## old
Design FPA_final, start of the top module:
module FPA_final (
input clk,
input rst,
input [31 : 0] in1,
input [31 : 0] in2,
output [31 : 0] OUT
);
wire [31 : 0]A;
wire [31 : 0]B;
wire [31 : 0]C;
Registers operand1_reg (clk,rst, in1, A);
Registers operand2_reg (clk, rst, in2, B);
FPA B1 ( .A(A), .B(B), .Sum(C), .Cout(), .of());
Registers output_reg (clk,rst, C, OUT);
endmodule
export LEC_CHECK = 0
export CAP_MARGIN = 20
export CORE_MARGIN = 2
export CORE_UTILIZATION = 40
export GPL_TIMING_DRIVEN = 0
export SLEW_MARGIN = 5
create_clock -name core_clock -period 22.0 [get_ports {clk}]
run.sh (not shown) runs the stock make flow with config.mk's settings and CLKGATE_MAP_FILE=.
Inputs modified between old and new:
diff --git a/flow/config.mk b/flow/config.mk
--- a/flow/config.mk
+++ b/flow/config.mk
@@ -8,5 +8,4 @@
 export CAP_MARGIN = 20
 export CORE_MARGIN = 2
-export CORE_UTILIZATION = 40
-export GPL_TIMING_DRIVEN = 0
-export SLEW_MARGIN = 5
+export CORE_UTILIZATION = 64
+export SLEW_MARGIN = 20
==> flow/constraint.sdc <==
create_clock -name core_clock -period 14.5 [get_ports {clk}]
set_input_delay 2.9000 -clock core_clock [delete_from_list [all_inputs] [get_ports {clk}]]
set_output_delay 2.9000 -clock core_clock [all_outputs]
set_load 0.01 [all_outputs]
Notes after the runs:
- FAIL new @ global routing: tool exited with error
- Number of resized instances in the post-cts repair step sits higher in new than in old.
- From old to new the numbers moved as follows: core area shows a reduction of 38%, total die size lost 37%, placement-stage worst setup slack fell 1790 ps.

---

== oak ==
FPA_final again, from the RTL that the note above started with.
// FPA_final
module FPA_final (
input clk,
input rst,
input [31 : 0] in1,
input [31 : 0] in2,
output [31 : 0] OUT
);
Settings: LEC_CHECK=0, ABC_AREA=1, CAP_MARGIN=20, CORE_MARGIN=2, CORE_UTILIZATION=72, CTS_CLUSTER_DIAMETER=339, CTS_CLUSTER_SIZE=99, SLEW_MARGIN=20, TNS_END_PERCENT=15; clock period 13.8 ns.
oak got as far as clock tree synthesis, where a tool error ended the run.
Changes in pine relative to oak:
- ABC_AREA removed (was 1)
- HOLD_SLACK_MARGIN newly set to -0.09
- CTS_CLUSTER_DIAMETER removed (was 339)
- TNS_END_PERCENT changed from 15 to 5
- CORE_UTILIZATION changed from 72 to 64
- CTS_CLUSTER_SIZE removed (was 99)
- the clock period (ns, I/O delays scaled along) changed from 13.8 to 15.3
==> comparison <==
pine -> stages 100% | layout checks FAIL | negative setup slack
oak → pine: standard cell area after detailed placement shows a reduction of 1900 um^2, cell count after synthesis shows a reduction of 460.
oak fits on a die that is smaller than the die of pine.
Going from oak to pine, the core region area was found to have gone up by about 15%.
[compare] base=oak new=pine: standard-cell row count went up 7.4%, net count entering floorplan has decreased.
[inputs] birch vs pine
- HOLD_SLACK_MARGIN removed (was -0.09)
- CORE_UTILIZATION changed from 64 to 59
- TNS_END_PERCENT removed (was 5)
- the clock period (ns, I/O delays scaled along) changed from 15.3 to 11.1
[summary]
birch did not finish; a tool error ended it in global routing. The flow for pine finished, though final verification flagged negative setup slack. Going from pine to birch, Yosys chip area now sits at about the same level; area of the chip now sits higher. birch vs pine: number of cell rows up by a few percent. Where standard cell core area is concerned, pine is better than birch. ~same number of unique standard cell types used by synthesis in birch and pine.
Input-level comparison between maple and birch:
- CORE_UTILIZATION: 59 -> 70
- CTS_CLUSTER_SIZE: unset -> 30
- the clock period (ns, I/O delays scaled along): 11.1 -> 12.4
--- outcome ---
maple did not finish: a tool error stopped it during detailed placement.
Changes observed in maple relative to birch: number of nets at floorplan stayed essentially flat; portion of the post-synthesis area used by sequential elements stayed essentially flat; area after synthesis stayed essentially flat; routability congestion estimate rose by 6.1%; die size fell by about 15%.
As far as cell count in the Yosys report goes, maple and birch are indistinguishable; the numbers are identical.
Area fraction in xor and xnor cells of birch is on par with maple.
